==> inputs of run a <==
Design miniRV, start of the top module:
module miniRV (
    input   wire                clk,
    input   wire                rst,
    input   wire[31:0]      inst_i,
    input   wire[31:0]      mem_rdata_i,
    output  wire[13:0]   inst_addr_o,
    output  wire[15:0]          mem_addr_o,
    output  wire                mem_wen_o,
    output  wire[31:0]      mem_wdata_o,
    output          debug_wb_have_inst,    
    output [31:0]   debug_wb_pc,           
    output          debug_wb_ena,          
    output [4:0]    debug_wb_reg,          
    output [31:0]   debug_wb_value         
);
clock: 6.43 ns
lec_check: 0
cap_margin: 20
core_margin: 2
core_utilization: 72
cts_cluster_size: 22
place_density: 0.66
setup_slack_margin: 1.9
slew_margin: 20
run.sh (not shown) runs the stock make flow with config.mk's settings and CLKGATE_MAP_FILE=.
==> run b (differences from run a) <==
CORE_UTILIZATION = 63   (was 72)
CTS_CLUSTER_DIAMETER = 345   (was unset)
CTS_CLUSTER_SIZE = 17   (was 22)
PLACE_DENSITY = unset   (was 0.66)
SETUP_SLACK_MARGIN = unset   (was 1.9)
==> flow/constraint.sdc (replaced) <==
create_clock -name core_clock -period 6.29 [get_ports {clk}]
set_input_delay 1.2580 -clock core_clock [delete_from_list [all_inputs] [get_ports {clk}]]
set_output_delay 1.2580 -clock core_clock [all_outputs]
set_load 0.01 [all_outputs]
==> run c (differences from run a) <==
CORE_UTILIZATION = 65   (was 72)
CTS_CLUSTER_SIZE = 55   (was 22)
PLACE_DENSITY = unset   (was 0.66)
SETUP_SLACK_MARGIN = unset   (was 1.9)
TNS_END_PERCENT = 5   (was unset)
==> flow/constraint.sdc (replaced) <==
create_clock -name core_clock -period 6.19 [get_ports {clk}]
set_input_delay 1.2380 -clock core_clock [delete_from_list [all_inputs] [get_ports {clk}]]
set_output_delay 1.2380 -clock core_clock [all_outputs]
set_load 0.01 [all_outputs]
==> run d (differences from run a) <==
CORE_UTILIZATION = 57   (was 72)
CTS_CLUSTER_SIZE = unset   (was 22)
PLACE_DENSITY = unset   (was 0.66)
SETUP_SLACK_MARGIN = unset   (was 1.9)
==> flow/constraint.sdc (replaced) <==
create_clock -name core_clock -period 5.61 [get_ports {clk}]
set_input_delay 1.1220 -clock core_clock [delete_from_list [all_inputs] [get_ports {clk}]]
set_output_delay 1.1220 -clock core_clock [all_outputs]
set_load 0.01 [all_outputs]
==> run summary <==
Implementation status.

- The global route stage reports its total congestion overflow as 0.
- The detailed placer's ending HPWL is approximately 210000 um.
- The area of the core is 118000 um2.
- The placement-stage worst setup slack is -1.00 ns.
- The count of H-tree levels built during CTS is 3.
- The checks that failed: setup timing.
- The post-layout worst setup margin is -1.11 ns.
- The most heavily used metal layer in global routing is met2.
- The chip width is between 300 and 400 um.
- The weighted congestion at the end of routability-driven global placement is roughly 1.1.
- The number of clock buffers added by TritonCTS is approximately 90.
- Buffers added to address setup during post-CTS repair amount to 7.
- According to the floorplan report, the die height is 350 um.
- Per the finish-stage timing summary, setup violations number 78.
- The global-route met2 utilization is slightly below 80%.
- In this run the core area contains between 100 and 150 standard-cell rows.
- The flow ran to the end, but the layout failed its checks.
- The global routing usage summed across all routing layers is between 50 and 60%.
That was run b.
==> run summary <==
Implementation numbers.

- Overall routing resource usage recorded by global route was about 90%.
- The CTS buffer count is 139.
- The area of the core is 104000 um2.
- The initialized floorplan defines around 120 standard-cell rows.
- The detailed placer's ending HPWL is 236000 um.
- The stage where the run ended is global routing (5_1_grt).
- The global route stage reports its total congestion overflow as 1707.
- According to the floorplan report, the die width is ~330 um.
- The placement-stage worst setup slack is -1.01 ns.
- The most heavily used metal layer in global routing is met2.
- The first error in the log reads "[ERROR GRT-0116] Global routing finished with congestion. Check the congestion regions in the DRC Viewer".
- The global-route met2 utilization is a little under 100%.
- The run stopped with a tool error.
That was run a.
==> run summary <==
Implementation numbers.

- For reference, compound AND-OR and OR-AND cells occupy 9.29% of the area reported after synthesis.
- By area the synthesized netlist is led by sky130_fd_sc_hd__edfxtp_1 41%, sky130_fd_sc_hd__mux4_2 21%, sky130_fd_sc_hd__dfrtp_1 13%.
- The clock tree synthesis step divided the H-tree into 4 levels.
- The area of the core is about 120000 um2.
- The stage where the run ended is global routing (5_1_grt).
- The flow did not finish.
- The weighted congestion at the end of routability-driven global placement is roughly 1.1.
- The chip width is approximately 340 um.
- The number of buffers inserted by post-CTS setup repair is 11.
- Summed over all nets, the half-perimeter wirelength after detailed placement is approximately 230000 um.
- Row generation in the floorplan step produced 125 rows.
- In this run, distinct cell masters in the synthesized netlist total ~100.
- Looking at the clock tree report, the root buffer type is sky130_fd_sc_hd__clkbuf_16.
- According to the floorplan report, the die height is 345 um.
- At the placement stage, the worst setup path has a slack of -1.09 ns.
- Counting along the longest clock path gives a buffer depth of 3.
- The CTS buffer count is ~140.
That was run c.
==> run summary <==
Implementation status.

- The flow ran to the end, but the layout failed its checks.
- The checks that failed: setup timing.
- The chip width is between 300 and 400 um.
- The standard-cell row count is around 130.
- The weighted congestion at the end of routability-driven global placement is 1.07.
- In this run the post-CTS setup repair buffer count came out at 7.
- The CTS buffer count is 143.
- The total congestion overflow after global routing is 0.
- The placement-stage worst setup slack is -1.73 ns.
- The die is ~370 um tall.
- The post-layout worst setup margin is -1.54 ns.
- The most heavily used metal layer in global routing is met2.
- The clock tree synthesis step divided the H-tree into 4 levels.
- The area of the core is 131000 um2.
- The setup-violating endpoint count in the final report is 78.
That was run d.
